## cedar
Design reflex_core, start of the top module:
module reflex_core (
    input wire clk,                   
    input wire rst_n,                 
    input wire signed [15:0] z_pos,   
    input wire signed [15:0] z_vel,   
    input wire signed [15:0] kp_gain,
    input wire signed [15:0] kd_gain,
    input wire signed [15:0] vel_threshold,  
    output reg signed [15:0] u_out,   
    output reg guardian_active        
);
    reg signed [31:0] p_term;
    reg signed [31:0] d_term;
    reg signed [31:0] raw_sum;
    localparam signed [15:0] MAX_OUT = 16'd2000;   
    localparam signed [15:0] MIN_OUT = -16'd2000;  
    always @(posedge clk or negedge rst_n) begin
        if (!rst_n) begin
            u_out <= 16'd0;
            guardian_active <= 1'b0;
            p_term <= 32'd0;
            d_term <= 32'd0;
        end else begin
            if (($signed(z_vel) > $signed(vel_threshold)) || 
                ($signed(z_vel) < -$signed(vel_threshold))) begin
                guardian_active <= 1'b1;
                d_term <= z_vel * (kd_gain <<< 1); 
            end else begin
                guardian_active <= 1'b0;
                d_term <= z_vel * kd_gain;
            end
  ...
Settings: LEC_CHECK=0, ABC_AREA=0, CAP_MARGIN=20, CORE_ASPECT_RATIO=0.92, CORE_MARGIN=2, CORE_UTILIZATION=72, CTS_CLUSTER_DIAMETER=361, CTS_CLUSTER_SIZE=51, HOLD_SLACK_MARGIN=-0.09, MAX_ROUTING_LAYER=met4, MIN_ROUTING_LAYER=met1, PLACE_DENSITY_LB_ADDON=0.02, SETUP_SLACK_MARGIN=-0.39, SLEW_MARGIN=20; clock period 5.96 ns.
run.sh (not shown) runs the stock make flow with config.mk's settings and CLKGATE_MAP_FILE=.
In cedar the implementation completed, yet the final layout does not meet the checks, the culprit being negative setup slack.
What delta does differently from cedar at the input level:
Settings: removing MAX_ROUTING_LAYER (formerly met4); removing CTS_CLUSTER_SIZE (formerly 51); removing CORE_ASPECT_RATIO (formerly 0.92); removing CTS_CLUSTER_DIAMETER (formerly 361); removing PLACE_DENSITY_LB_ADDON (formerly 0.02); removing MIN_ROUTING_LAYER (formerly met1); changing SETUP_SLACK_MARGIN from -0.39 to 1.85; removing HOLD_SLACK_MARGIN (formerly -0.09); removing ABC_AREA (formerly 0); changing the clock period (ns, I/O delays scaled along) from 5.96 to 6.32.
### Flow results
Re deepest clock path buffer count: no difference whatsoever between cedar and delta.
Going from cedar to delta, horizontal die dimension fell by about 4%; core footprint stayed essentially flat; placed instance count stayed essentially flat.
Taking cedar as the reference point, the cell row count of delta rises by 3.
delta and cedar ended up with roughly the same xor and xnor area share after synthesis.
For delta, the flow was terminated by a tool error in global routing (5_1_grt) and produced no final design.
Per the comparison of delta with cedar, effective utilization at floorplan essentially unchanged; HPWL after detailed placement decreased about 2%.
[inputs] pepper vs delta
Settings: SETUP_SLACK_MARGIN changed from 1.85 to 1.87; CORE_UTILIZATION changed from 72 to 71.
- pepper did not finish; the tool stopped in global routing (5_1_grt) with error GRT-0232.
- As far as floorplan net count goes, pepper and delta are indistinguishable; the numbers are identical.
- delta → pepper: instance area after placement shows no meaningful change, chip area estimate from yosys synthesis barely changed, height of the chip rose by 1.3 um, overall chip area rose by 1.4%, cell count after placement barely changed.
- Between pepper and delta, the number of buffers added by the clock tree synthesis step does not differ in any meaningful way.
- Die width: higher on pepper
For willow, these inputs were changed with respect to pepper:
Settings: CORE_UTILIZATION: 71 -> 40; SETUP_SLACK_MARGIN: 1.87 -> unset; the clock period (ns, I/O delays scaled along): 6.32 -> 8.0.
==> results <==
- willow | stages: all done | timing, DRC, antenna: all pass
- Compared with pepper, in willow area after synthesis did not really move, hold buffer count at CTS essentially unchanged, cell area after placement lower, area figure in the yosys stat output held steady.
- Compared willow vs pepper, and width of the die is up in willow.
- [compare] base=pepper new=willow: fraction of registers with async set/reset closely matched the old numbers; setup fix buffers added after clock tree synthesis decreased by 98 relative to the old numbers; height of the die increased by about 33% relative to the old numbers; number of port buffers closely matched the old numbers.
## Diff of input files: xenon against willow
Settings: an added PLACE_DENSITY_LB_ADDON of 0.29; an added CTS_CLUSTER_SIZE of 100; a change of SLEW_MARGIN from 20 to 0; an added SETUP_SLACK_MARGIN of -0.78; an added CTS_CLUSTER_DIAMETER of 214; an added HOLD_SLACK_MARGIN of -0.08; a change of CORE_MARGIN from 2 to 8; a change of CORE_UTILIZATION from 40 to 65; an added CORE_ASPECT_RATIO of 1.87; an added TNS_END_PERCENT of 35.
Findings:
- Launch point of the worst path = kd_gain[3]: willow; launch point of the worst path = z_vel[15]: xenon
- Compare willow and xenon | cell area after placement higher: willow
- Re setup slack at placement: willow and xenon aren't equal, and the lower value belongs to xenon.
- xenon had finished all stages when the layout checks came back failing, citing negative setup slack.
- willow: done, clean on timing, DRC and antenna
